File: config.mk
export PLATFORM = sky130hd
export DESIGN_NAME = b8Xb8_s16
export DESIGN_NICKNAME = b8Xb8_s16
export VERILOG_FILES = /design/flow/design.v
export SDC_FILE = /design/flow/constraint.sdc
export NUM_CORES = 4
export LEC_CHECK = 0
export CAP_MARGIN = 0
export CORE_MARGIN = 2
export CORE_UTILIZATION = 72
export CTS_CLUSTER_DIAMETER = 76
export CTS_CLUSTER_SIZE = 60
export SLEW_MARGIN = 40
File: run.sh
#!/bin/bash
# the make line also repeats each setting of config.mk as NAME=value (left out here)
make -C /OpenROAD-flow-scripts/flow DESIGN_CONFIG=/design/flow/config.mk WORK_HOME=/design/flow/orfs CLKGATE_MAP_FILE= finish
File: constraint.sdc
create_clock -name core_clock -period 4.76 [get_ports {clk}]
set_input_delay 0.9520 -clock core_clock [delete_from_list [all_inputs] [get_ports {clk}]]
set_output_delay 0.9520 -clock core_clock [all_outputs]
set_load 0.01 [all_outputs]
File: design.v
module b8Xb8_s16( 
  input clk,
  input rst_n, 
  input [7:0] in1_0  ,
  input [7:0] in1_1  ,
  input [7:0] in1_2  ,
  input [7:0] in1_3  ,
  input [7:0] in1_4  ,
  input [7:0] in1_5  ,
  input [7:0] in1_6  ,
  input [7:0] in1_7  ,
  input [7:0] in1_8  ,
  input [7:0] in1_9  ,
  input [7:0] in1_10 ,
  input [7:0] in1_11 ,
  input [7:0] in1_12 ,
  input [7:0] in1_13 ,
  input [7:0] in1_14 ,
  input [7:0] in1_15 ,
  input [7:0] in2_0  ,
  input [7:0] in2_1  ,
  input [7:0] in2_2  ,
  input [7:0] in2_3  ,
  input [7:0] in2_4  ,
  input [7:0] in2_5  ,
  input [7:0] in2_6  ,
  input [7:0] in2_7  ,
  input [7:0] in2_8  ,
  input [7:0] in2_9  ,
  input [7:0] in2_10 ,
  input [7:0] in2_11 ,
  input [7:0] in2_12 ,
  input [7:0] in2_13 ,
  input [7:0] in2_14 ,
  input [7:0] in2_15 ,
  output [11:0] out
  );
  reg [19:0] psum;
  reg [15:0] prod_0  ;
  reg [15:0] prod_1  ;
  reg [15:0] prod_2  ;
  reg [15:0] prod_3  ;
  reg [15:0] prod_4  ;
  reg [15:0] prod_5  ;
  reg [15:0] prod_6  ;
  reg [15:0] prod_7  ;
  reg [15:0] prod_8  ;
  reg [15:0] prod_9  ;
  reg [15:0] prod_10 ;
  reg [15:0] prod_11 ;
  reg [15:0] prod_12 ;
  reg [15:0] prod_13 ;
  reg [15:0] prod_14 ;
  reg [15:0] prod_15 ;
  always @(negedge rst_n or posedge clk) begin
    if (rst_n == 1'b0) begin
      prod_0  <= 16'b0;
      prod_1  <= 16'b0;
      prod_2  <= 16'b0;
      prod_3  <= 16'b0;
      prod_4  <= 16'b0;
      prod_5  <= 16'b0;
      prod_6  <= 16'b0;
      prod_7  <= 16'b0;
      prod_8  <= 16'b0;
      prod_9  <= 16'b0;
      prod_10 <= 16'b0;
      prod_11 <= 16'b0;
      prod_12 <= 16'b0;
      prod_13 <= 16'b0;
      prod_14 <= 16'b0;
      prod_15 <= 16'b0;
      psum <= 20'b0;
    end else begin
      prod_0  <= in1_0  * in2_0  ;
      prod_1  <= in1_1  * in2_1  ;
      prod_2  <= in1_2  * in2_2  ;
      prod_3  <= in1_3  * in2_3  ;
      prod_4  <= in1_4  * in2_4  ;
      prod_5  <= in1_5  * in2_5  ;
      prod_6  <= in1_6  * in2_6  ;
      prod_7  <= in1_7  * in2_7  ;
      prod_8  <= in1_8  * in2_8  ;
      prod_9  <= in1_9  * in2_9  ;
      prod_10 <= in1_10 * in2_10 ;
      prod_11 <= in1_11 * in2_11 ;
      prod_12 <= in1_12 * in2_12 ;
      prod_13 <= in1_13 * in2_13 ;
      prod_14 <= in1_14 * in2_14 ;
      prod_15 <= in1_15 * in2_15 ;
      psum <= prod_0  + prod_1  + prod_2  + prod_3
           + prod_4  + prod_5  + prod_6  + prod_7
           + prod_8  + prod_9  + prod_10 + prod_11
           + prod_12 + prod_13 + prod_14 + prod_15;
    end
  end
  assign out = psum[19:9];
endmodule
==> results of run 1 <==
what timing repair did:
action / CTS / global route
resized: 54 / 247
setup endpoints to repair: 35 / 84
pin swaps: 18 / 88
setup buffers: 4 / 8
routing by layer:
metal | share of wire (%) | GRT usage, %
met4 | 7.9 | 22.4
met2 | 49 | 68.2
met5 | 0.020 | 0
met3 | 7.8 | 5.31
met1 | 35 | 47.4
area by class of cell:
type	instances	area (um^2)	share of cell area, %
clock buffer	20	489	0.876
timing repair buffer	962	8260	14.8
tap	837	1050	1.87
antenna	10	25.0	0.0448
clock inverter	12	221	0.396
sequential	267	6680	12.0
multi-input combinational	3301	35000	62.6
inverter	1113	4180	7.48
stage by stage:
step / TNS, ns / std cells / setup WS (ns) / util (%)
2_1_floorplan: -0.171 / 4684 / -0.0581 / -
3_3_place_gp: -40.26 / 6468 / -0.572 / 87.4
3_5_place_dp: -53.32 / 6469 / -0.904 / 87.5
4_1_cts: -6.24 / 6504 / -0.735 / 88.9
5_1_grt: -13.39 / 6519 / -1.27 / 90.4
6_report: -12.22 / 6522 / -1.26 / 90.4
==> impl_metrics.py, run 1 <==
# Flow results
metrics = {
    "yosys": {
        "synth_area_per_cell_um2": 9.64,
        "top_cells_by_count": "inv_1 (1113), fa_1 (795), ha_1 (602), and2_1 (559), nand2_1 (522)",
        "ys_sh_simple_pct": 15.3,
        "yosysWarnings": 1,
        "yosys.area.top_type_share_pct": 35.2,
        "yosys.area_share.xor_xnor_pct": 3.30,
        "mux_share_pct": 0,
        "ys_types": 64,
        "post-synth-top-area-cell": "fa_1",
        "ys_cells": 4684,
        "ys_top_logic_family": "adder cells",
        "fp_nets": 6339,
        "yosys.stat.chipArea_um2": 45200,
        "synthAdderAreaFrac_pct": 51.9,
        "ff_type": "dfrtp_1",
        "syn_inst": 4684,
        "post-synth-top-count-cell": "inv_1",
        "topCellsByArea": "fa_1 (35%), ha_1 (17%), dfrtp_1 (15%)",
        "synth-edff-count": 0,
        "syn_area_um2": 45200,
        "synth-async-reset-ratio_pct": 100,
        "seq_area_frac_synth_pct": 14.8,
        "ys_ff": 267,
        "aoi_share_pct": 5.44,
    },
    "worst_setup_path": {
        "ff2ff_path_depth": 16,
        "required_ns": 5.19,
        "reg2reg_to": "psum[19]",
        "worst-path-buf-inv": 3,
        "crit_end": "psum[19]",
        "rrSetupSlack_ns": -1.26,
        "crit_start": "prod_6[5]",
        "path_delay_family": "adder cells",
        "path_cells": "fa_1, inv_1, fa_1, inv_1, fa_1, fa_1, fa_1, fa_1, ha_1, a211oi_2, o211ai_1, buf_4, a41oi_4, nand3b_1, a2111oi_4, nor3_2",
        "cp-start-kind": "register",
        "critPathMaxStageDelay_ns": 0.63,
        "cp.depth": 16,
        "critPathMaxFanout": 4,
        "end_kind": "register",
        "r2r-start": "prod_6[5]",
        "path_common_cell": "fa_1",
        "path_class": "reg -> reg",
        "slowest_stage": "fa_1",
        "cp.arrival_ns": 6.45,
    },
    "flow_run": {
        "cap_violations": 0,
        "warning_count": 31,
    },
    "place": {
        "dp_hpwl_um": 102000,
        "gp_congestion": 0.933,
        "place_area_um2": 54100,
        "port-buffer-count": 268,
    },
    "timing": {
        "worst_pin_slew_ns": 0.625,
        "worst_clock_skew_ns": 0.0267,
        "rsz0062_at_grt": "true",
        "fin_ws_ns": -1.26,
        "maxSlewHeadroom_pct": 58.3,
        "finalClockPeriodUsage_pct": 126,
        "drv_slew": 0,
        "finalHoldViolCount": 0,
        "fmax_mhz": 166,
        "period_minus_slack_ns": 6.02,
        "setup-violations-final": 17,
        "whs_ns": 0.338,
    },
    "cells_and_area": {
        "final_nets": 7318,
        "area_growth_syn_to_layout_pct": 23.7,
        "fillers": 2769,
        "final_area_um2": 55900,
    },
    "min_path": {
        "hold_class": "in -> async",
    },
    "detailed_routing": {
        "via_per_inst": 5.70,
        "wire_per_inst_um": 20.2,
        "finalWirelength_um": 132000,
        "firstDrtPassIters": 8,
        "vias": 37199,
        "drc": 0,
        "postRouteAntennaNets": 0,
        "first_iter_violations": 2856,
    },
    "global_routing": {
        "antenna_found_initial": 18,
        "grt_max_degree": 81,
        "grt_usage_pct": 39.3,
        "grt_pass1_vias": 39776,
        "overflow": 0,
        "grt_pass1_wl_um": 199000,
    },
    "cts": {
        "cts_root_buffer": "clkbuf_16",
        "cts.sinks": 267,
        "htree_levels": 1,
        "cts_hold_buf": 0,
        "clk_pin_slew_ns": 0.11,
        "clk_latency_ns": 0.55,
        "cts_tree": "yes",
        "clockBufferDepth": 3,
        "numCtsBuffers": 18,
    },
    "floorplanning": {
        "fp_util_pct": 73.0,
        "core-area_um2": 61800,
        "dieArea_um2": 64700,
        "die_h_um": 254,
        "num_rows": 91,
        "fp.dieW_um": 254,
        "ios": 270,
    },
    "status": {
        "so_faults": "setup timing",
        "status": "complete, but fails checks",
    },
}
==> run 2, diff against run 1 <==
Settings changed: ABC_AREA set to 0, CELL_PAD_IN_SITES_DETAIL_PLACEMENT set to 1, CELL_PAD_IN_SITES_GLOBAL_PLACEMENT set to 0, CORE_ASPECT_RATIO set to 0.69, CORE_MARGIN 2 to 6, CORE_UTILIZATION 72 to 59, CTS_CLUSTER_DIAMETER 76 to 289, CTS_CLUSTER_SIZE 60 to 51, GPL_ROUTABILITY_DRIVEN set to 0, GPL_TIMING_DRIVEN set to 1, HOLD_SLACK_MARGIN set to -0.05, MAX_ROUTING_LAYER set to met5, PLACE_DENSITY set to 0.75, SETUP_SLACK_MARGIN set to 2.24, SLEW_MARGIN 40 to 0.
Clock period 4.76 ns to 7.83 ns, I/O delays scaled along.
==> run 2 against run 1 <==
Compared with the run above: the run now fails in global routing (5_1_grt); synthesized area stayed put; synthesized cell count stayed put; die size is 29% higher.
==> impl_metrics.py, run 2 <==
# Auto-generated metrics
metrics = {
    "status": {
        "status": "aborted with a tool error",
        "haltStage": "global routing (5_1_grt)",
    },
    "yosys": {
        "yosys.area_share.xor_xnor_pct": 3.30,
        "synth_area_per_cell_um2": 9.64,
        "fp_nets": 6339,
        "yosysWarnings": 1,
        "syn_area_um2": 45200,
        "post-synth-top-count-cell": "inv_1",
        "yosys.stat.chipArea_um2": 45200,
        "synthAdderAreaFrac_pct": 51.9,
        "ff_type": "dfrtp_1",
        "ys_sh_simple_pct": 15.3,
        "top_cells_by_count": "inv_1 (1113), fa_1 (795), ha_1 (602), and2_1 (559), nand2_1 (522)",
        "synth-async-reset-ratio_pct": 100,
        "synth-edff-count": 0,
        "yosys.area.top_type_share_pct": 35.2,
        "ys_top_logic_family": "adder cells",
        "topCellsByArea": "fa_1 (35%), ha_1 (17%), dfrtp_1 (15%)",
        "ys_cells": 4684,
        "seq_area_frac_synth_pct": 14.8,
        "syn_inst": 4684,
        "aoi_share_pct": 5.44,
        "post-synth-top-area-cell": "fa_1",
        "ys_types": 64,
        "mux_share_pct": 0,
        "ys_ff": 267,
    },
    "cts": {
        "htree_levels": 1,
        "cts_root_buffer": "clkbuf_16",
        "cts_hold_buf": 0,
        "clockBufferDepth": 3,
        "numCtsBuffers": 9,
        "cts.sinks": 267,
    },
    "floorplanning": {
        "fp.dieW_um": 345,
        "core-area_um2": 75100,
        "ios": 270,
        "num_rows": 83,
        "die_h_um": 242,
        "dieArea_um2": 83400,
        "fp_util_pct": 60.1,
    },
    "place": {
        "dp_cells": 5972,
        "port-buffer-count": 268,
        "dp_hpwl_um": 132000,
        "place_area_um2": 49100,
    },
}
-- run 2: metrics by stage --
stage,hold slack (ns),setup slack (ns)
after floorplan,0.903,2.41
after global placement,1.10,1.60
after detailed placement,1.15,1.27
after CTS,1.04,2.15
-- run 2: repair_timing --
action                     4_1_cts
pin swaps                       26
buffers inserted                 8
gates resized                  238
setup endpoints to repair       72
==> run 3, diff against run 2 <==
Settings changed: CAP_MARGIN 0 to 15, CELL_PAD_IN_SITES_GLOBAL_PLACEMENT 0 to unset, CORE_ASPECT_RATIO 0.69 to 1.34, CORE_MARGIN 6 to 4, CORE_UTILIZATION 59 to 69, CTS_CLUSTER_DIAMETER 289 to unset, CTS_CLUSTER_SIZE 51 to unset, GPL_ROUTABILITY_DRIVEN 0 to unset, GPL_TIMING_DRIVEN 1 to unset, HOLD_SLACK_MARGIN -0.05 to unset, MIN_ROUTING_LAYER set to met1, PLACE_DENSITY 0.75 to unset, PLACE_DENSITY_LB_ADDON set to 0.09, SETUP_SLACK_MARGIN 2.24 to unset, SLEW_MARGIN 0 to 40.
Clock period 7.83 ns to 8.56 ns, I/O delays scaled along.
==> run 3 against run 2 <==
Compared with the run above: the flow stops in detailed placement (3_5_place_dp); synthesized cell count stayed put; die size is 17% lower; synthesized area stayed put.
==> impl_metrics.py, run 3 <==
# Auto-generated metrics
metrics = {
    "yosys": {
        "aoi_share_pct": 5.44,
        "ys_types": 64,
        "synth-async-reset-ratio_pct": 100,
        "fp_nets": 6339,
        "synth-edff-count": 0,
        "mux_share_pct": 0,
        "ys_sh_simple_pct": 15.3,
        "seq_area_frac_synth_pct": 14.8,
        "syn_inst": 4684,
        "top_cells_by_count": "inv_1 (1113), fa_1 (795), ha_1 (602), and2_1 (559), nand2_1 (522)",
        "synthAdderAreaFrac_pct": 51.9,
        "yosys.area.top_type_share_pct": 35.2,
        "yosys.area_share.xor_xnor_pct": 3.30,
        "topCellsByArea": "fa_1 (35%), ha_1 (17%), dfrtp_1 (15%)",
        "post-synth-top-count-cell": "inv_1",
        "synth_area_per_cell_um2": 9.64,
        "post-synth-top-area-cell": "fa_1",
        "ff_type": "dfrtp_1",
        "ys_cells": 4684,
        "yosys.stat.chipArea_um2": 45200,
        "syn_area_um2": 45200,
        "ys_ff": 267,
        "yosysWarnings": 1,
        "ys_top_logic_family": "adder cells",
    },
    "floorplanning": {
        "core-area_um2": 64900,
        "die_h_um": 304,
        "ios": 270,
        "fp.dieW_um": 229,
        "fp_util_pct": 69.6,
        "num_rows": 108,
        "dieArea_um2": 69600,
    },
    "place": {
        "gp_congestion": 0.920,
        "port-buffer-count": 268,
    },
    "status": {
        "status": "aborted with a tool error",
        "haltStage": "detailed placement (3_5_place_dp)",
        "firstError": "[ERROR DPL-0033] detailed placement checks failed during check placement.",
    },
}
==> run 3: stage by stage <==
step	setup slack, ns	instance area [um^2]	hold slack (ns)
floorplan	2.99	45200	0.903
global placement	2.31	48900	1.04
==> run 4, diff against run 3 <==
Settings changed: ABC_AREA 0 to unset, CAP_MARGIN 15 to 35, CELL_PAD_IN_SITES_DETAIL_PLACEMENT 1 to unset, CELL_PAD_IN_SITES_GLOBAL_PLACEMENT set to 3, CORE_ASPECT_RATIO 1.34 to 1.42, CORE_MARGIN 4 to 8, CORE_UTILIZATION 69 to 34, GPL_TIMING_DRIVEN set to 1, HOLD_SLACK_MARGIN set to 0.28, MAX_ROUTING_LAYER met5 to unset, MIN_ROUTING_LAYER met1 to met2, PLACE_DENSITY_LB_ADDON 0.09 to 0.12, SETUP_SLACK_MARGIN set to 0.29, SLEW_MARGIN 40 to 20.
Clock period 8.56 ns to 6.53 ns, I/O delays scaled along.
==> run 4 against run 3 <==
Compared with the run above: the run now finishes clean; synthesized cell count unchanged; synthesized area unchanged; die size increased by 110%.
==> impl_metrics.py, run 4 <==
# Flow results
metrics = {
    "status": {
        "status": "complete, no violations",
    },
    "global_routing": {
        "grt_max_degree": 121,
        "antenna_found_initial": 5,
        "grt_usage_pct": 28.4,
        "overflow": 0,
        "grt_pass1_vias": 53786,
        "grt_pass1_wl_um": 214000,
    },
    "worst_setup_path": {
        "end_kind": "register",
        "critPathMaxStageDelay_ns": 0.54,
        "slowest_stage": "fa_1",
        "cp.arrival_ns": 6.29,
        "required_ns": 6.96,
        "crit_start": "prod_9[7]",
        "cp.depth": 17,
        "reg2reg_to": "psum[19]",
        "path_class": "reg -> reg",
        "path_cells": "inv_1, fa_1, fa_1, inv_1, fa_1, fa_1, fa_1, inv_1, fa_1, inv_1, ha_1, a211oi_1, o21ai_0, nand2_1, nand3b_1, a2111oi_0, nor3_1",
        "worst-path-buf-inv": 4,
        "path_common_cell": "fa_1",
        "rrSetupSlack_ns": 0.67,
        "crit_end": "psum[19]",
        "path_delay_family": "adder cells",
        "critPathMaxFanout": 4,
        "ff2ff_path_depth": 17,
        "cp-start-kind": "register",
        "r2r-start": "prod_9[7]",
    },
    "yosys": {
        "post-synth-top-count-cell": "inv_1",
        "yosys.stat.chipArea_um2": 45200,
        "ys_ff": 267,
        "ys_types": 64,
        "synth-async-reset-ratio_pct": 100,
        "top_cells_by_count": "inv_1 (1113), fa_1 (795), ha_1 (602), and2_1 (559), nand2_1 (522)",
        "topCellsByArea": "fa_1 (35%), ha_1 (17%), dfrtp_1 (15%)",
        "synth-edff-count": 0,
        "ff_type": "dfrtp_1",
        "yosys.area.top_type_share_pct": 35.2,
        "yosys.area_share.xor_xnor_pct": 3.30,
        "syn_area_um2": 45200,
        "synthAdderAreaFrac_pct": 51.9,
        "post-synth-top-area-cell": "fa_1",
        "ys_cells": 4684,
        "seq_area_frac_synth_pct": 14.8,
        "ys_top_logic_family": "adder cells",
        "synth_area_per_cell_um2": 9.64,
        "yosysWarnings": 1,
        "aoi_share_pct": 5.44,
        "fp_nets": 6339,
        "syn_inst": 4684,
        "mux_share_pct": 0,
        "ys_sh_simple_pct": 15.3,
    },
    "floorplanning": {
        "core-area_um2": 132000,
        "ios": 270,
        "fp.dieW_um": 322,
        "num_rows": 159,
        "fp_util_pct": 34.2,
        "die_h_um": 450,
        "dieArea_um2": 145000,
    },
    "timing": {
        "period_minus_slack_ns": 5.86,
        "finalClockPeriodUsage_pct": 89.7,
        "finalHoldViolCount": 0,
        "rsz0062_at_grt": "false",
        "fin_ws_ns": 0.673,
        "fmax_mhz": 171,
        "worst_pin_slew_ns": 0.754,
        "setup-violations-final": 0,
        "drv_slew": 0,
        "maxSlewHeadroom_pct": 49.7,
        "worst_clock_skew_ns": 0.0239,
        "whs_ns": 0.674,
        "tns_ns": 0,
    },
    "detailed_routing": {
        "postRouteAntennaNets": 0,
        "vias": 43432,
        "via_per_inst": 6.37,
        "drc": 0,
        "finalWirelength_um": 136000,
        "first_iter_violations": 3933,
        "firstDrtPassIters": 6,
        "wire_per_inst_um": 19.9,
    },
    "cts": {
        "clk_pin_slew_ns": 0.08,
        "clockBufferDepth": 3,
        "cts_tree": "yes",
        "clk_latency_ns": 0.59,
        "cts-resized-gates": 0,
        "cts_root_buffer": "clkbuf_16",
        "htree_levels": 1,
        "cts_hold_buf": 0,
        "numCtsBuffers": 30,
        "cts.sinks": 267,
        "cts_setup_buffers": 0,
    },
    "place": {
        "port-buffer-count": 268,
        "dp_hpwl_um": 113000,
        "place_area_um2": 50300,
        "gp_congestion": 0.904,
        "dp_slack_ns": 0.371,
    },
    "flow_run": {
        "cap_violations": 0,
        "warning_count": 29,
    },
    "min_path": {
        "hold_class": "in -> async",
    },
    "cells_and_area": {
        "area_growth_syn_to_layout_pct": 14.0,
        "final_area_um2": 51500,
        "final_nets": 6672,
    },
}
==> run 4: through the flow <==
step                      instances  utilization [%]
after floorplan                4684                -
after global placement         6755             38.1
after detailed placement       6756             38.1
after CTS                      6811             39.0
after global routing           6812             39.0
final                          6819             39.0
==> run 4: metal layers <==
| metal | up-vias | global-route usage [%] | wire length [um] |
|---|---|---|---|
| met3 | 437 | 37.2 | 52500 |
| met5 | - | 1.68 | 217 |
| met4 | 8 | 1.44 | 4540 |
| li1 | 14880 | - | - |
| met1 | 16832 | - | 0 |
| met2 | 11275 | 37.4 | 78500 |
==> run 4: area by class of cell <==
class | count | area, um^2
repair buffers | 304 | 2990
multi-input cells | 3301 | 34300
clock inverters | 16 | 275
well taps | 1771 | 2220
diodes | 8 | 20.0
clock buffers | 39 | 856
flip-flops and latches | 267 | 6680
inverters | 1113 | 4180
fillers | 13554 | 80600
==> run 5, diff against run 4 <==
Settings changed: CELL_PAD_IN_SITES_DETAIL_PLACEMENT set to 1, GPL_ROUTABILITY_DRIVEN set to 0, GPL_TIMING_DRIVEN 1 to 0, MIN_ROUTING_LAYER met2 to met1, SLEW_MARGIN 20 to 30.
Clock period 6.53 ns to 6.01 ns, I/O delays scaled along.
==> run 5 against run 4 <==
Compared with the run above: clock skew decreased by 0.014 ns; sequential cell count unchanged; utilization is essentially flat; non-clock buffer count fell by 29; hold slack got worse by 0.13 ns; global-route usage decreased by 10 points; register-to-register slack lost 0.26 ns; setup slack got worse by 0.26 ns; critical path depth decreased by 2; sequential share of layout area barely moved; fmax increased by 4.7%.
==> impl_metrics.py, run 5 <==
# Flow results
metrics = {
    "detailed_routing": {
        "drc": 0,
        "via_per_inst": 4.64,
        "wire_per_inst_um": 19.1,
        "firstDrtPassIters": 4,
        "finalWirelength_um": 130000,
        "first_iter_violations": 937,
        "postRouteAntennaNets": 0,
        "vias": 31497,
    },
    "cells_and_area": {
        "utilization_pct": 38.9,
        "area_growth_syn_to_layout_pct": 13.9,
        "final_nets": 6643,
        "final_area_um2": 51400,
        "fillers": 15236,
    },
    "place": {
        "dp_hpwl_um": 115000,
        "port-buffer-count": 266,
        "dp_slack_ns": -0.498,
        "place_area_um2": 50100,
    },
    "floorplanning": {
        "die_h_um": 450,
        "core-area_um2": 132000,
        "fp_util_pct": 34.2,
        "dieArea_um2": 145000,
        "fp.dieW_um": 322,
        "ios": 270,
        "num_rows": 159,
    },
    "timing": {
        "finalHoldViolCount": 0,
        "worst_clock_skew_ns": 0.00952,
        "setup-violations-final": 0,
        "whs_ns": 0.548,
        "drv_slew": 0,
        "fin_ws_ns": 0.413,
        "finalClockPeriodUsage_pct": 93.1,
        "worst_pin_slew_ns": 0.642,
        "fmax_mhz": 179,
        "rsz0062_at_grt": "true",
        "period_minus_slack_ns": 5.60,
        "maxSlewHeadroom_pct": 56.9,
    },
    "worst_setup_path": {
        "critPathMaxStageDelay_ns": 0.58,
        "path_delay_family": "adder cells",
        "critPathMaxFanout": 3,
        "crit_start": "prod_13[6]",
        "path_class": "reg -> reg",
        "path_common_cell": "fa_1",
        "path_cells": "inv_2, fa_1, inv_1, fa_1, fa_1, fa_1, fa_1, fa_1, ha_4, a211oi_2, o211ai_1, a41oi_2, nand3b_1, a2111oi_2, nor3_1",
        "cp.depth": 15,
        "required_ns": 6.46,
        "reg2reg_to": "psum[19]",
        "end_kind": "register",
        "cp.arrival_ns": 6.04,
        "slowest_stage": "fa_1",
        "crit_end": "psum[19]",
        "worst-path-buf-inv": 2,
        "rrSetupSlack_ns": 0.41,
        "ff2ff_path_depth": 15,
        "cp-start-kind": "register",
        "r2r-start": "prod_13[6]",
    },
    "cts": {
        "cts_root_buffer": "clkbuf_16",
        "htree_levels": 1,
        "cts_tree": "yes",
        "numCtsBuffers": 30,
        "clk_latency_ns": 0.58,
        "clk_pin_slew_ns": 0.07,
        "cts.sinks": 267,
        "clockBufferDepth": 3,
    },
    "global_routing": {
        "grt_pass1_vias": 37049,
        "grt_pass1_wl_um": 211000,
        "grt_max_degree": 85,
        "antenna_found_initial": 11,
        "grt_usage_pct": 18.5,
        "overflow": 0,
    },
    "flow_run": {
        "cap_violations": 0,
        "warning_count": 28,
    },
    "yosys": {
        "top_cells_by_count": "inv_1 (1113), fa_1 (795), ha_1 (602), and2_1 (559), nand2_1 (522)",
        "syn_inst": 4684,
        "yosys.area.top_type_share_pct": 35.2,
        "synth_area_per_cell_um2": 9.64,
        "ys_sh_simple_pct": 15.3,
        "ys_ff": 267,
        "seq_area_frac_synth_pct": 14.8,
        "synthAdderAreaFrac_pct": 51.9,
        "ff_type": "dfrtp_1",
        "post-synth-top-area-cell": "fa_1",
        "ys_top_logic_family": "adder cells",
        "synth-edff-count": 0,
        "yosys.area_share.xor_xnor_pct": 3.30,
        "yosysWarnings": 1,
        "syn_area_um2": 45200,
        "topCellsByArea": "fa_1 (35%), ha_1 (17%), dfrtp_1 (15%)",
        "aoi_share_pct": 5.44,
        "mux_share_pct": 0,
        "synth-async-reset-ratio_pct": 100,
        "ys_types": 64,
        "fp_nets": 6339,
        "yosys.stat.chipArea_um2": 45200,
        "ys_cells": 4684,
        "post-synth-top-count-cell": "inv_1",
    },
    "min_path": {
        "hold_class": "in -> async",
    },
    "status": {
        "status": "complete, no violations",
    },
}
-- run 5: through the flow --
step / std cells / setup TNS, ns
finish: 6786 / 0
detailed placement: 6724 / -1.82
global route: 6783 / 0
floorplan: 4684 / 0
global placement: 6721 / -2105.00
CTS: 6781 / 0
-- run 5: layout make-up --
class,count,area [um^2],share of cell area [%]
clock buffers,38,862,1.68
diodes,3,7.51,0.0146
flip-flops and latches,267,6680,13.0
repair buffers,272,2780,5.40
clock inverters,18,244,0.474
inverters,1113,4180,8.12
plain buffers,3,15.0,0.0292
multi-input cells,3301,34500,67.0
well taps,1771,2220,4.31
-- run 5: repair_timing --
item	4_1_cts	5_1_grt
hold buffers	0	0
gates resized	9	33
pin swaps	3	19
endpoints found under the setup margin	9	13
buffers inserted	1	2
-- run 5: routing by layer --
metal  global-route usage, %  share of wire (%)  up-vias
met1                    22.4                 41    16279
met4                    2.28                1.3        2
met3                    1.35                2.0       78
met2                    36.1                 55      272
met5                       0              0.010        -
li1                        -                  -    14866
==> run 6, diff against run 5 <==
Settings changed: CAP_MARGIN 35 to 0, CELL_PAD_IN_SITES_DETAIL_PLACEMENT 1 to unset, CELL_PAD_IN_SITES_GLOBAL_PLACEMENT 3 to unset, CORE_ASPECT_RATIO 1.42 to unset, CORE_MARGIN 8 to 2, CORE_UTILIZATION 34 to 72, CTS_CLUSTER_SIZE set to 60, GPL_ROUTABILITY_DRIVEN 0 to unset, GPL_TIMING_DRIVEN 0 to unset, HOLD_SLACK_MARGIN 0.28 to 0.29, MAX_ROUTING_LAYER set to met4, MIN_ROUTING_LAYER met1 to unset, PLACE_DENSITY set to 0.67, PLACE_DENSITY_LB_ADDON 0.12 to unset, SETUP_SLACK_MARGIN 0.29 to -0.36, SLEW_MARGIN 30 to 20, TNS_END_PERCENT set to 20.
Clock period 6.01 ns to 4.84 ns, I/O delays scaled along.
==> run 6 against run 5 <==
Compared with the run above: now fails the layout checks on setup timing; final cell count down 4.0%; clock skew up 0.021 ns; via count up 15%; cell area up 7.1%; synthesized cell count unchanged; hold slack worse by 0.079 ns; die size down 55%; routed wire length down 5.2%; sequential share of layout area down 0.87 points; critical endpoint is now psum[15].
==> impl_metrics.py, run 6 <==
# Flow results
metrics = {
    "status": {
        "status": "complete, but fails checks",
        "so_faults": "setup timing",
    },
    "worst_setup_path": {
        "end_kind": "register",
        "slowest_stage": "fa_1",
        "r2r-start": "prod_8[6]",
        "crit_end": "psum[15]",
        "reg2reg_to": "psum[15]",
        "cp.depth": 17,
        "worst-path-buf-inv": 4,
        "critPathMaxStageDelay_ns": 0.60,
        "path_delay_family": "adder cells",
        "required_ns": 5.35,
        "path_common_cell": "fa_1",
        "path_class": "reg -> reg",
        "ff2ff_path_depth": 17,
        "rrSetupSlack_ns": -0.71,
        "cp-start-kind": "register",
        "cp.arrival_ns": 6.06,
        "path_cells": "fa_1, inv_2, fa_1, inv_2, fa_1, fa_1, fa_1, fa_1, ha_4, a211oi_2, o211ai_1, buf_4, a41oi_4, nand3b_1, buf_6, a21oi_4, xnor2_2",
        "critPathMaxFanout": 3,
        "crit_start": "prod_8[6]",
    },
    "yosys": {
        "post-synth-top-count-cell": "inv_1",
        "syn_inst": 4684,
        "ff_type": "dfrtp_1",
        "ys_cells": 4684,
        "synth_area_per_cell_um2": 9.64,
        "ys_sh_simple_pct": 15.3,
        "mux_share_pct": 0,
        "seq_area_frac_synth_pct": 14.8,
        "ys_types": 64,
        "yosys.stat.chipArea_um2": 45200,
        "fp_nets": 6339,
        "synth-edff-count": 0,
        "yosysWarnings": 1,
        "ys_ff": 267,
        "topCellsByArea": "fa_1 (35%), ha_1 (17%), dfrtp_1 (15%)",
        "synthAdderAreaFrac_pct": 51.9,
        "top_cells_by_count": "inv_1 (1113), fa_1 (795), ha_1 (602), and2_1 (559), nand2_1 (522)",
        "yosys.area.top_type_share_pct": 35.2,
        "yosys.area_share.xor_xnor_pct": 3.30,
        "post-synth-top-area-cell": "fa_1",
        "syn_area_um2": 45200,
        "ys_top_logic_family": "adder cells",
        "aoi_share_pct": 5.44,
        "synth-async-reset-ratio_pct": 100,
    },
    "timing": {
        "finalClockPeriodUsage_pct": 115,
        "setup-violations-final": 16,
        "whs_ns": 0.469,
        "fin_ws_ns": -0.713,
        "worst_clock_skew_ns": 0.0306,
        "finalHoldViolCount": 0,
        "tns_ns": -6.66,
        "worst_pin_slew_ns": 0.937,
        "period_minus_slack_ns": 5.55,
        "rsz0062_at_grt": "true",
        "drv_slew": 0,
        "fmax_mhz": 180,
        "maxSlewHeadroom_pct": 37.5,
    },
    "floorplanning": {
        "dieArea_um2": 64700,
        "fp_util_pct": 73.0,
        "num_rows": 91,
        "die_h_um": 254,
        "ios": 270,
        "core-area_um2": 61800,
        "fp.dieW_um": 254,
    },
    "cts": {
        "cts_root_buffer": "clkbuf_16",
        "clockBufferDepth": 3,
        "cts_hold_buf": 0,
        "clk_pin_slew_ns": 0.06,
        "numCtsBuffers": 30,
        "cts.sinks": 267,
        "cts_tree": "yes",
        "clk_latency_ns": 0.59,
        "htree_levels": 1,
    },
    "global_routing": {
        "overflow": 0,
        "grt_usage_pct": 41.0,
        "grt_pass1_vias": 40156,
        "grt_max_degree": 118,
        "antenna_found_initial": 4,
        "grt_pass1_wl_um": 201000,
    },
    "detailed_routing": {
        "drc": 0,
        "wire_per_inst_um": 18.9,
        "finalWirelength_um": 123000,
        "firstDrtPassIters": 6,
        "first_iter_violations": 2509,
        "vias": 36255,
        "postRouteAntennaNets": 0,
        "via_per_inst": 5.56,
    },
    "cells_and_area": {
        "utilization_pct": 89.1,
        "final_nets": 7305,
        "area_growth_syn_to_layout_pct": 22.0,
    },
    "place": {
        "dp_hpwl_um": 102000,
        "gp_congestion": 0.972,
        "port-buffer-count": 268,
    },
    "min_path": {
        "hold_class": "in -> async",
    },
    "flow_run": {
        "warning_count": 36,
        "cap_violations": 0,
    },
}
[run 6: metal layers]
| layer | part of all wire [%] | vias up | GRT usage [%] |
|---|---|---|---|
| met1 | 37 | 18077 | 47.6 |
| met3 | 6.2 | 485 | 5.76 |
| met2 | 50 | 1458 | 69.3 |
| met4 | 7.0 | 0 | 22.4 |
| met5 | 0 | - | - |
| li1 | - | 16235 | - |
[run 6: area by class of cell]
class	instances	area (um^2)
clock buffer	36	805
clock inverter	20	245
inverter	1113	4180
fill	2957	6710
tap	837	1050
sequential	267	6680
timing repair buffer	937	7730
antenna	6	15.0
multi-input combinational	3301	34400
[run 6: stage by stage]
stage | instance area (um^2) | setup WS, ns | cells
6_report | 55100 | -0.713 | 6517
5_1_grt | 55100 | -0.869 | 6515
4_1_cts | 55000 | -0.623 | 6508
3_5_place_dp | 53900 | -0.709 | 6451
3_3_place_gp | 53900 | -0.652 | 6451
2_1_floorplan | 45200 | -0.168 | 4684
[run 6: what timing repair did]
action,4_1_cts,5_1_grt
setup endpoints to repair,11,11
endpoints found under the hold margin,0,0
pin swaps,18,24
setup buffers,1,4
resized,13,15
cloned,0,0
==> run 7, diff against run 6 <==
Settings changed: CAP_MARGIN 0 to 20, CTS_CLUSTER_DIAMETER set to 335, CTS_CLUSTER_SIZE 60 to unset, HOLD_SLACK_MARGIN 0.29 to unset, MAX_ROUTING_LAYER met4 to unset, PLACE_DENSITY 0.67 to 0.66, SETUP_SLACK_MARGIN -0.36 to 1.34, TNS_END_PERCENT 20 to unset.
Clock period 4.84 ns to 5.28 ns, I/O delays scaled along.
==> run 7 against run 6 <==
Compared with the run above: still fails the layout checks on setup timing; synthesized cell count unchanged; global-route usage increased by 2.6 points; via count rose by 13%; critical path depth rose by 1; sequential share of layout area down 0.49 points; utilization increased by 3.8 points; clock skew fell by 0.015 ns.
==> impl_metrics.py, run 7 <==
# Flow results
metrics = {
    "worst_setup_path": {
        "ff2ff_path_depth": 18,
        "crit_start": "prod_10[3]",
        "cp.arrival_ns": 6.85,
        "slowest_stage": "xnor2_2",
        "crit_end": "psum[15]",
        "reg2reg_to": "psum[15]",
        "path_common_cell": "fa_1",
        "rrSetupSlack_ns": -1.16,
        "worst-path-buf-inv": 5,
        "end_kind": "register",
        "path_cells": "inv_1, fa_1, fa_1, inv_1, fa_1, fa_1, fa_1, inv_1, fa_1, inv_2, ha_4, nand4b_1, o211ai_1, buf_4, a41oi_4, nand3b_1, a21oi_4, xnor2_2",
        "critPathMaxFanout": 4,
        "critPathMaxStageDelay_ns": 0.70,
        "path_class": "reg -> reg",
        "path_delay_family": "adder cells",
        "cp-start-kind": "register",
        "cp.depth": 18,
        "r2r-start": "prod_10[3]",
        "required_ns": 5.69,
    },
    "detailed_routing": {
        "via_per_inst": 6.42,
        "finalWirelength_um": 168000,
        "vias": 40840,
        "firstDrtPassIters": 12,
        "postRouteAntennaNets": 0,
        "drc": 0,
        "first_iter_violations": 4980,
        "wire_per_inst_um": 26.4,
    },
    "cts": {
        "clk_pin_slew_ns": 0.07,
        "cts.sinks": 267,
        "cts_hold_buf": 0,
        "numCtsBuffers": 30,
        "cts_root_buffer": "clkbuf_16",
        "clockBufferDepth": 3,
        "htree_levels": 1,
        "clk_latency_ns": 0.61,
        "cts_tree": "yes",
    },
    "global_routing": {
        "grt_max_degree": 102,
        "overflow": 0,
        "grt_pass1_wl_um": 216000,
        "grt_usage_pct": 43.7,
        "grt_pass1_vias": 41570,
        "antenna_found_initial": 28,
    },
    "yosys": {
        "synth-async-reset-ratio_pct": 100,
        "yosysWarnings": 1,
        "topCellsByArea": "fa_1 (35%), ha_1 (17%), dfrtp_1 (15%)",
        "ys_sh_simple_pct": 15.3,
        "yosys.area.top_type_share_pct": 35.2,
        "top_cells_by_count": "inv_1 (1113), fa_1 (795), ha_1 (602), and2_1 (559), nand2_1 (522)",
        "syn_inst": 4684,
        "ys_types": 64,
        "synth_area_per_cell_um2": 9.64,
        "aoi_share_pct": 5.44,
        "mux_share_pct": 0,
        "ys_top_logic_family": "adder cells",
        "ys_cells": 4684,
        "post-synth-top-count-cell": "inv_1",
        "synth-edff-count": 0,
        "yosys.stat.chipArea_um2": 45200,
        "post-synth-top-area-cell": "fa_1",
        "fp_nets": 6339,
        "yosys.area_share.xor_xnor_pct": 3.30,
        "syn_area_um2": 45200,
        "ff_type": "dfrtp_1",
        "synthAdderAreaFrac_pct": 51.9,
        "seq_area_frac_synth_pct": 14.8,
        "ys_ff": 267,
    },
    "timing": {
        "tns_ns": -6.50,
        "finalHoldViolCount": 0,
        "fmax_mhz": 155,
        "worst_pin_slew_ns": 0.848,
        "whs_ns": 0.417,
        "drv_slew": 0,
        "period_minus_slack_ns": 6.44,
        "setup-violations-final": 11,
        "worst_clock_skew_ns": 0.0153,
        "finalClockPeriodUsage_pct": 122,
        "fin_ws_ns": -1.16,
        "maxSlewHeadroom_pct": 43.2,
        "rsz0062_at_grt": "true",
    },
    "place": {
        "place_area_um2": 53600,
        "gp_congestion": 0.922,
        "dp_cells": 6196,
        "dp_hpwl_um": 99700,
        "port-buffer-count": 268,
        "dp_slack_ns": -0.231,
    },
    "cells_and_area": {
        "final_area_um2": 57400,
        "area_growth_syn_to_layout_pct": 27.2,
        "fillers": 2100,
        "combGateArea_um2": 37700,
        "instances_no_fill": 6364,
        "regArea_um2": 6680,
        "final_nets": 7136,
        "utilization_pct": 92.9,
    },
    "floorplanning": {
        "dieArea_um2": 64700,
        "num_rows": 91,
        "core-area_um2": 61800,
        "fp.dieW_um": 254,
        "fp_util_pct": 73.0,
        "die_h_um": 254,
        "ios": 270,
    },
    "min_path": {
        "hold_class": "in -> async",
    },
    "flow_run": {
        "warning_count": 37,
        "cap_violations": 0,
    },
    "status": {
        "so_faults": "setup timing",
        "status": "complete, but fails checks",
    },
}
-- run 7: routing by layer --
metal | track usage, % | wire length (um)
met1 | 49.5 | 50800
met2 | 74.0 | 75700
met3 | 9.41 | 20800
met4 | 30.4 | 20100
met5 | 0 | 368
-- run 7: area by class of cell --
cell class	count	area share, %
multi-input cells	3301	65.7
flip-flops and latches	267	11.6
repair buffers	768	11.6
inverters	1113	7.29
well taps	837	1.82
clock buffers	37	1.44
clock inverters	19	0.451
diodes	22	0.0958
-- run 7: what timing repair did --
item / in CTS / in global routing
resized: 828 / 700
setup buffers: 44 / 46
endpoints found under the setup margin: 170 / 159
pin swaps: 306 / 350
==> run 8, diff against run 7 <==
Settings changed: ABC_AREA set to 1, CAP_MARGIN 20 to 40, CELL_PAD_IN_SITES_DETAIL_PLACEMENT set to 0, CELL_PAD_IN_SITES_GLOBAL_PLACEMENT set to 1, CORE_UTILIZATION 72 to 40, CTS_CLUSTER_DIAMETER 335 to 36, CTS_CLUSTER_SIZE set to 68, GPL_TIMING_DRIVEN set to 0, HOLD_SLACK_MARGIN set to 0.02, PLACE_DENSITY 0.66 to unset, SETUP_SLACK_MARGIN 1.34 to 0.05, SLEW_MARGIN 20 to 10, TNS_END_PERCENT set to 15.
Clock period 5.28 ns to 5.46 ns, I/O delays scaled along.
==> run 8 against run 7 <==
Compared with the run above: now clean on timing, DRC and antenna; cell area down 11%; routed wire length shrank 28%; utilization is 50 points lower; critical path type unchanged; critical endpoint is now psum[19].
==> impl_metrics.py, run 8 <==
# Flow results
metrics = {
    "status": {
        "status": "complete, no violations",
    },
    "yosys": {
        "synth_area_per_cell_um2": 8.26,
        "post-synth-top-area-cell": "fa_1",
        "topCellsByArea": "fa_1 (34%), ha_1 (16%), dfrtp_1 (14%)",
        "yosys.stat.chipArea_um2": 47400,
        "syn_inst": 5739,
        "seq_area_frac_synth_pct": 14.1,
        "yosysWarnings": 1,
        "ys_top_logic_family": "adder cells",
        "syn_area_um2": 47400,
        "mux_share_pct": 0,
        "yosys.area_share.xor_xnor_pct": 3.60,
        "ys_sh_simple_pct": 12.9,
        "ff_type": "dfrtp_1",
        "yosys.area.top_type_share_pct": 33.6,
        "synth-async-reset-ratio_pct": 100,
        "ys_ff": 267,
        "synthAdderAreaFrac_pct": 49.5,
        "fp_nets": 7394,
        "ys_types": 31,
        "ys_cells": 5739,
        "top_cells_by_count": "inv_1 (1710), nand2_1 (1333), fa_1 (795), ha_1 (602), dfrtp_1 (267)",
        "aoi_share_pct": 4.31,
        "synth-edff-count": 0,
        "post-synth-top-count-cell": "inv_1",
    },
    "detailed_routing": {
        "drc": 0,
        "vias": 33800,
        "wire_per_inst_um": 16.3,
        "first_iter_violations": 1520,
        "firstDrtPassIters": 6,
        "num_antenna_cells": 0,
        "top_layer_used": "met4",
        "postRouteAntennaNets": 0,
        "finalWirelength_um": 121000,
        "met3_length_um": 2900,
        "wl_met2_um": 59500,
        "m1WireLength_um": 56200,
        "via_per_inst": 4.58,
    },
    "cts": {
        "cts_tree": "yes",
        "clockBufferDepth": 3,
        "clk_latency_ns": 0.57,
        "cts.sinks": 267,
        "htree_levels": 2,
        "cts_root_buffer": "clkbuf_16",
        "clk_pin_slew_ns": 0.06,
        "numCtsBuffers": 46,
        "cts_setup_buffers": 0,
    },
    "place": {
        "dp_hpwl_um": 106000,
        "dp_cells": 7289,
        "gp_congestion": 0.840,
        "place_area_um2": 49500,
        "port-buffer-count": 12,
    },
    "worst_setup_path": {
        "end_kind": "register",
        "crit_end": "psum[19]",
        "critPathMaxStageDelay_ns": 0.59,
        "path_delay_family": "adder cells",
        "cp-start-kind": "register",
        "reg2reg_to": "psum[19]",
        "r2r-start": "prod_3[14]",
        "required_ns": 5.89,
        "crit_start": "prod_3[14]",
        "cp.arrival_ns": 5.63,
        "path_common_cell": "fa_1",
        "cp.depth": 15,
        "critPathMaxFanout": 6,
        "slowest_stage": "fa_1",
        "path_cells": "fa_1, inv_1, fa_1, inv_1, fa_1, fa_1, fa_1, fa_1, ha_1, a21oi_1, o21ai_0, a21oi_1, nand3_1, nand2_1, nand2_1",
        "worst-path-buf-inv": 2,
        "rrSetupSlack_ns": 0.26,
        "ff2ff_path_depth": 15,
        "path_class": "reg -> reg",
    },
    "cells_and_area": {
        "instances_no_fill": 7375,
        "final_nets": 7456,
        "final_area_um2": 51100,
        "area_growth_syn_to_layout_pct": 7.79,
    },
    "timing": {
        "period_minus_slack_ns": 5.20,
        "fmax_mhz": 192,
        "finalClockPeriodUsage_pct": 95.3,
        "setup-violations-final": 0,
        "maxSlewHeadroom_pct": 52.9,
        "worst_clock_skew_ns": 0.0239,
        "drv_slew": 0,
        "finalHoldViolCount": 0,
        "worst_pin_slew_ns": 0.707,
        "tns_ns": 0,
        "rsz0062_at_grt": "false",
    },
    "global_routing": {
        "grt_pass1_vias": 36202,
        "overflow": 0,
        "grt_max_degree": 108,
        "grt_pass1_wl_um": 198000,
        "antenna_found_initial": 2,
        "grt_usage_pct": 20.8,
    },
    "floorplanning": {
        "core-area_um2": 118000,
        "fp.dieW_um": 348,
        "num_rows": 126,
        "ios": 270,
        "dieArea_um2": 121000,
        "die_h_um": 348,
        "fp_util_pct": 40.2,
    },
    "flow_run": {
        "cap_violations": 0,
        "warning_count": 28,
    },
    "min_path": {
        "hold_class": "in -> async",
    },
}
-- run 8: metal layers --
metal	vias to the layer above	GRT usage [%]
met5	-	0
met4	0	3.74
met3	91	1.30
met2	415	36.0
met1	16655	28.8
li1	16639	-
-- run 8: repair_timing --
action,CTS,global route
resized,0,1
hold buffers,0,0
hold endpoints to repair,0,0
endpoints found under the setup margin,0,1
-- run 8: metrics by stage --
stage          util (%)  setup WS, ns  hold WS, ns
5_1_grt            43.4        0.0896        0.562
6_report           43.4         0.258        0.511
3_5_place_dp       42.0        0.0966         1.13
2_1_floorplan         -         0.819        0.785
3_3_place_gp       42.0         -8.44         1.18
4_1_cts            43.4         0.306        0.516
-- run 8: area by class of cell --
cell class,instances,area [um^2]
multi-input cells,3505,33300
flip-flops and latches,267,6680
plain buffers,257,968
repair buffers,14,180
inverters,1710,6420
clock inverters,33,364
well taps,1536,1920
fillers,12158,66700
clock buffers,53,1220
==> run 9, diff against run 8 <==
Settings changed: ABC_AREA 1 to unset, CAP_MARGIN 40 to 5, CELL_PAD_IN_SITES_DETAIL_PLACEMENT 0 to 1, CELL_PAD_IN_SITES_GLOBAL_PLACEMENT 1 to 0, CORE_ASPECT_RATIO set to 1.86, CORE_UTILIZATION 40 to 52, CTS_CLUSTER_DIAMETER 36 to unset, CTS_CLUSTER_SIZE 68 to unset, GPL_TIMING_DRIVEN 0 to unset, HOLD_SLACK_MARGIN 0.02 to unset, PLACE_DENSITY_LB_ADDON set to 0.11, SETUP_SLACK_MARGIN 0.05 to unset, SLEW_MARGIN 10 to 0, TNS_END_PERCENT 15 to 25.
Clock period 5.46 ns to 4.33 ns, I/O delays scaled along.
==> run 9 against run 8 <==
Compared with the run above: die size down 26%; the run now fails in global routing (5_1_grt); synthesized area down 4.7%; synthesized cell count down 18%.
==> impl_metrics.py, run 9 <==
# Auto-generated metrics
metrics = {
    "status": {
        "haltStage": "global routing (5_1_grt)",
        "status": "aborted with a tool error",
        "firstError": "[ERROR GRT-0232] Routing congestion too high. Check the congestion heatmap in the GUI.",
    },
    "yosys": {
        "yosysWarnings": 1,
        "yosys.area.top_type_share_pct": 35.2,
        "yosys.area_share.xor_xnor_pct": 3.30,
        "yosys.stat.chipArea_um2": 45200,
        "synth-async-reset-ratio_pct": 100,
        "ys_sh_simple_pct": 15.3,
        "ys_top_logic_family": "adder cells",
        "ys_ff": 267,
        "syn_area_um2": 45200,
        "post-synth-top-area-cell": "fa_1",
        "synthAdderAreaFrac_pct": 51.9,
        "post-synth-top-count-cell": "inv_1",
        "ys_types": 64,
        "syn_inst": 4684,
        "topCellsByArea": "fa_1 (35%), ha_1 (17%), dfrtp_1 (15%)",
        "synth-edff-count": 0,
        "top_cells_by_count": "inv_1 (1113), fa_1 (795), ha_1 (602), and2_1 (559), nand2_1 (522)",
        "ys_cells": 4684,
        "synth_area_per_cell_um2": 9.64,
        "mux_share_pct": 0,
        "aoi_share_pct": 5.44,
        "ff_type": "dfrtp_1",
        "seq_area_frac_synth_pct": 14.8,
        "fp_nets": 6339,
    },
    "cts": {
        "clockBufferDepth": 3,
        "cts_root_buffer": "clkbuf_16",
        "numCtsBuffers": 29,
        "htree_levels": 1,
        "cts.sinks": 267,
    },
    "floorplanning": {
        "fp_util_pct": 52.4,
        "dieArea_um2": 89300,
        "ios": 270,
        "num_rows": 147,
        "fp.dieW_um": 220,
        "die_h_um": 406,
        "core-area_um2": 86300,
    },
    "global_routing": {
        "overflow": 113,
        "grt_usage_pct": 70.5,
    },
    "place": {
        "dp_hpwl_um": 140000,
        "port-buffer-count": 268,
        "gp_congestion": 0.941,
    },
}
[run 9: routing by layer]
metal	track usage, %	GRT overflow
met3	50.9	1
met5	23.8	0
met1	65.5	0
met2	91.2	56
met4	78.4	56
[run 9: per-stage QoR]
stage / setup WS (ns) / std cells / TNS [ns] / util (%) / cell area (um^2)
2_1_floorplan: -0.488 / 4684 / -6.49 / - / 45200
3_3_place_gp: -1.01 / 6815 / -107.26 / 63.7 / 54900
3_5_place_dp: -1.21 / 6815 / -134.05 / 63.7 / 54900
4_1_cts: -1.15 / 6887 / -15.41 / 66.1 / 57000
[run 9: repair_timing]
item	4_1_cts
endpoints found under the setup margin	139
pin swaps	196
resized	676
setup buffers	21
hold buffers	0
==> run 10, diff against run 9 <==
Settings changed: CAP_MARGIN 5 to 20, CELL_PAD_IN_SITES_DETAIL_PLACEMENT 1 to unset, CELL_PAD_IN_SITES_GLOBAL_PLACEMENT 0 to unset, CORE_ASPECT_RATIO 1.86 to unset, CORE_UTILIZATION 52 to 70, CTS_CLUSTER_SIZE set to 40, PLACE_DENSITY_LB_ADDON 0.11 to unset, SETUP_SLACK_MARGIN set to -0.41, SLEW_MARGIN 0 to 20, TNS_END_PERCENT 25 to unset.
Clock period 4.33 ns to 4.29 ns, I/O delays scaled along.
==> run 10 against run 9 <==
Compared with the run above: the layout now fails its checks (setup timing); synthesized cell count unchanged; synthesized area unchanged; die size decreased by 25%.
==> impl_metrics.py, run 10 <==
# Flow results
metrics = {
    "status": {
        "status": "complete, but fails checks",
        "so_faults": "setup timing",
    },
    "yosys": {
        "post-synth-top-area-cell": "fa_1",
        "synthAdderAreaFrac_pct": 51.9,
        "synth_area_per_cell_um2": 9.64,
        "synth-async-reset-ratio_pct": 100,
        "topCellsByArea": "fa_1 (35%), ha_1 (17%), dfrtp_1 (15%)",
        "top_cells_by_count": "inv_1 (1113), fa_1 (795), ha_1 (602), and2_1 (559), nand2_1 (522)",
        "syn_inst": 4684,
        "synth-edff-count": 0,
        "ys_sh_simple_pct": 15.3,
        "fp_nets": 6339,
        "ys_cells": 4684,
        "yosys.area_share.xor_xnor_pct": 3.30,
        "mux_share_pct": 0,
        "yosysWarnings": 1,
        "ys_types": 64,
        "ys_top_logic_family": "adder cells",
        "syn_area_um2": 45200,
        "ys_ff": 267,
        "post-synth-top-count-cell": "inv_1",
        "aoi_share_pct": 5.44,
        "seq_area_frac_synth_pct": 14.8,
        "yosys.area.top_type_share_pct": 35.2,
        "ff_type": "dfrtp_1",
        "yosys.stat.chipArea_um2": 45200,
    },
    "timing": {
        "fin_ws_ns": -1.19,
        "worst_clock_skew_ns": 0.0180,
        "finalClockPeriodUsage_pct": 128,
        "worst_pin_slew_ns": 0.861,
        "finalHoldViolCount": 0,
        "fmax_mhz": 182,
        "maxSlewHeadroom_pct": 42.6,
        "period_minus_slack_ns": 5.48,
        "tns_ns": -26.57,
        "drv_slew": 0,
        "setup-violations-final": 107,
        "rsz0062_at_grt": "true",
    },
    "cts": {
        "numCtsBuffers": 29,
        "clk_pin_slew_ns": 0.07,
        "cts.sinks": 267,
        "cts_root_buffer": "clkbuf_16",
        "clockBufferDepth": 3,
        "cts_tree": "yes",
        "clk_latency_ns": 0.59,
        "htree_levels": 1,
    },
    "detailed_routing": {
        "postRouteAntennaNets": 0,
        "firstDrtPassIters": 7,
        "wire_per_inst_um": 18.4,
        "finalWirelength_um": 122000,
        "vias": 36292,
        "via_per_inst": 5.48,
        "drc": 0,
        "first_iter_violations": 2325,
    },
    "worst_setup_path": {
        "r2r-start": "prod_8[4]",
        "cp.depth": 19,
        "crit_start": "prod_8[4]",
        "slowest_stage": "fa_1",
        "end_kind": "register",
        "worst-path-buf-inv": 6,
        "ff2ff_path_depth": 19,
        "required_ns": 4.79,
        "crit_end": "psum[15]",
        "critPathMaxStageDelay_ns": 0.61,
        "cp-start-kind": "register",
        "reg2reg_to": "psum[15]",
        "path_class": "reg -> reg",
        "path_delay_family": "adder cells",
        "path_common_cell": "fa_1",
        "path_cells": "fa_1, inv_2, fa_1, inv_2, fa_1, fa_1, fa_1, inv_2, fa_1, inv_2, ha_4, nand4b_1, o211ai_1, buf_4, a41oi_4, nand3b_1, buf_4, a21oi_2, xnor2_1",
        "cp.arrival_ns": 5.98,
        "critPathMaxFanout": 3,
        "rrSetupSlack_ns": -1.19,
    },
    "min_path": {
        "hold_class": "in -> async",
    },
    "place": {
        "dp_hpwl_um": 101000,
        "port-buffer-count": 268,
        "gp_congestion": 0.921,
        "dp_slack_ns": -1.05,
        "place_area_um2": 54700,
    },
    "flow_run": {
        "cap_violations": 0,
        "warning_count": 34,
    },
    "floorplanning": {
        "ios": 270,
        "fp.dieW_um": 258,
        "dieArea_um2": 66600,
        "die_h_um": 258,
        "num_rows": 93,
        "fp_util_pct": 70.4,
        "core-area_um2": 64100,
    },
    "global_routing": {
        "grt_max_degree": 150,
        "antenna_found_initial": 6,
        "grt_pass1_wl_um": 197000,
        "grt_pass1_vias": 39754,
        "overflow": 0,
        "grt_usage_pct": 37.2,
    },
    "cells_and_area": {
        "area_growth_syn_to_layout_pct": 24.5,
        "final_nets": 7400,
        "final_area_um2": 56200,
    },
}
run 10: timing repair:
action	4_1_cts	5_1_grt
hold buffers	0	0
pin swaps	23	43
endpoints found under the hold margin	0	0
gates resized	20	111
setup endpoints to repair	12	58
buffers inserted	4	3
run 10: routing by layer:
| metal | GRT usage, % | routed length (um) | vias up | part of all wire [%] |
|---|---|---|---|---|
| met5 | 0 | 41 | - | 0.034 |
| met1 | 45.4 | 45700 | 18132 | 38 |
| li1 | - | - | 16407 | - |
| met2 | 65.2 | 61100 | 1282 | 50 |
| met3 | 5.22 | 7340 | 465 | 6.0 |
| met4 | 18.2 | 7620 | 6 | 6.3 |
run 10: cell type report:
| class | count | area (um^2) |
|---|---|---|
| fillers | 3377 | 7910 |
| diodes | 3 | 7.51 |
| clock buffers | 33 | 741 |
| inverters | 1113 | 4180 |
| repair buffers | 1033 | 8610 |
| well taps | 855 | 1070 |
| multi-input cells | 3301 | 34600 |
| clock inverters | 21 | 270 |
| flip-flops and latches | 267 | 6680 |
run 10: metrics by stage:
step / util, % / instances / hold WS, ns
2_1_floorplan: - / 4684 / 0.562
3_3_place_gp: 85.3 / 6562 / 0.754
3_5_place_dp: 85.3 / 6562 / 0.758
4_1_cts: 87.0 / 6620 / 0.140
5_1_grt: 87.7 / 6625 / 0.152
6_report: 87.7 / 6626 / 0.139
==> run 11, diff against run 10 <==
Settings changed: ABC_AREA set to 1, CAP_MARGIN 20 to 0, CELL_PAD_IN_SITES_DETAIL_PLACEMENT set to 0, CELL_PAD_IN_SITES_GLOBAL_PLACEMENT set to 0, CORE_UTILIZATION 70 to 33, CTS_CLUSTER_SIZE 40 to unset, HOLD_SLACK_MARGIN set to -0.05, PLACE_DENSITY set to 0.9, SETUP_SLACK_MARGIN -0.41 to 1.02.
Clock period 4.29 ns to 5.27 ns, I/O delays scaled along.
==> run 11 against run 10 <==
Compared with the run above: first-iteration DRC count fell by 10%; synthesized cell count rose by 23%; synthesized area rose by 4.9%; now clean on timing, DRC and antenna; clock skew rose by 0.011 ns.
==> impl_metrics.py, run 11 <==
# Flow results
metrics = {
    "yosys": {
        "ys_top_logic_family": "adder cells",
        "yosysWarnings": 1,
        "synth-async-reset-ratio_pct": 100,
        "ff_type": "dfrtp_1",
        "seq_area_frac_synth_pct": 14.1,
        "syn_area_um2": 47400,
        "syn_inst": 5739,
        "post-synth-top-area-cell": "fa_1",
        "synth-edff-count": 0,
        "post-synth-top-count-cell": "inv_1",
        "yosys.stat.chipArea_um2": 47400,
        "top_cells_by_count": "inv_1 (1710), nand2_1 (1333), fa_1 (795), ha_1 (602), dfrtp_1 (267)",
        "aoi_share_pct": 4.31,
        "ys_types": 31,
        "ys_cells": 5739,
        "topCellsByArea": "fa_1 (34%), ha_1 (16%), dfrtp_1 (14%)",
        "yosys.area_share.xor_xnor_pct": 3.60,
        "ys_ff": 267,
        "ys_sh_simple_pct": 12.9,
        "yosys.area.top_type_share_pct": 33.6,
        "fp_nets": 7394,
        "synth_area_per_cell_um2": 8.26,
        "synthAdderAreaFrac_pct": 49.5,
        "mux_share_pct": 0,
    },
    "cells_and_area": {
        "fillers": 13991,
        "utilization_pct": 38.7,
        "instances_no_fill": 7888,
        "area_growth_syn_to_layout_pct": 17.0,
        "final_area_um2": 55400,
        "final_nets": 7593,
    },
    "worst_setup_path": {
        "path_common_cell": "fa_1",
        "path_class": "reg -> reg",
        "crit_end": "psum[15]",
        "ff2ff_path_depth": 19,
        "path_cells": "inv_2, fa_1, inv_2, fa_2, fa_1, fa_1, fa_1, inv_1, fa_1, inv_2, ha_4, nand2_2, inv_2, a21oi_2, inv_1, a21oi_2, nand2_1, nand2_2, nand2_4",
        "crit_start": "prod_1[10]",
        "cp.depth": 19,
        "cp-start-kind": "register",
        "required_ns": 5.74,
        "r2r-start": "prod_1[10]",
        "critPathMaxFanout": 4,
        "cp.arrival_ns": 5.43,
        "worst-path-buf-inv": 6,
        "path_delay_family": "adder cells",
        "end_kind": "register",
        "slowest_stage": "fa_2",
        "rrSetupSlack_ns": 0.31,
        "critPathMaxStageDelay_ns": 0.58,
        "reg2reg_to": "psum[15]",
    },
    "flow_run": {
        "warning_count": 32,
        "cap_violations": 0,
    },
    "timing": {
        "rsz0062_at_grt": "true",
        "drv_slew": 0,
        "period_minus_slack_ns": 4.96,
        "whs_ns": 0.471,
        "tns_ns": 0,
        "maxSlewHeadroom_pct": 45.8,
        "setup-violations-final": 0,
        "fmax_mhz": 202,
        "finalHoldViolCount": 0,
        "worst_clock_skew_ns": 0.0291,
        "finalClockPeriodUsage_pct": 94.1,
        "worst_pin_slew_ns": 0.813,
        "fin_ws_ns": 0.313,
    },
    "cts": {
        "cts_root_buffer": "clkbuf_16",
        "htree_levels": 1,
        "cts_tree": "yes",
        "cts.sinks": 267,
        "clockBufferDepth": 3,
        "clk_latency_ns": 0.62,
        "numCtsBuffers": 31,
        "clk_pin_slew_ns": 0.07,
        "cts_hold_buf": 0,
    },
    "global_routing": {
        "gr-usage-met1_pct": 21.6,
        "antenna_found_initial": 52,
        "grt_pass1_vias": 39095,
        "overflow": 0,
        "met3_usage_pct": 3.05,
        "grt_use_met2_pct": 31.5,
        "grt_max_degree": 108,
        "grt_usage_pct": 17.7,
        "grt-busiest-layer": "met2",
        "grt_pass1_wl_um": 205000,
    },
    "place": {
        "dp_slack_ns": 0.0906,
        "place_area_um2": 53700,
        "port-buffer-count": 268,
        "dp_cells": 7780,
        "dp_hpwl_um": 113000,
        "gp_congestion": 0.913,
    },
    "floorplanning": {
        "fp_util_pct": 33.1,
        "core-area_um2": 143000,
        "fp.dieW_um": 383,
        "die_h_um": 383,
        "dieArea_um2": 147000,
        "ios": 270,
        "num_rows": 139,
    },
    "detailed_routing": {
        "drc": 0,
        "vias": 36139,
        "via_per_inst": 4.58,
        "first_iter_violations": 2089,
        "postRouteAntennaNets": 0,
        "firstDrtPassIters": 6,
        "finalWirelength_um": 128000,
        "wire_per_inst_um": 16.3,
    },
    "min_path": {
        "hold_class": "in -> async",
    },
    "status": {
        "status": "complete, no violations",
    },
}
[run 11: final cells by class]
cell class	count	area [um^2]	area share [%]
Timing Repair Buffer	423	3400	6.13
Multi-Input combinational cell	3505	35400	63.8
Tap cell	1903	2380	4.29
Clock inverter	25	313	0.564
Clock buffer	32	790	1.42
Antenna cell	23	57.6	0.104
Inverter	1710	6420	11.6
Sequential cell	267	6690	12.1
[run 11: timing repair]
item                                    CTS  global route
buffers inserted                         11            17
resized                                 300           455
hold endpoints to repair                  0             0
pin swaps                                60           151
endpoints found under the setup margin  131           110
[run 11: layer usage]
| layer | routed length (um) | share of wire (%) |
|---|---|---|
| met2 | 64800 | 51 |
| met1 | 50600 | 39 |
| met3 | 8030 | 6.3 |
| met4 | 4620 | 3.6 |
| met5 | 224 | 0.17 |
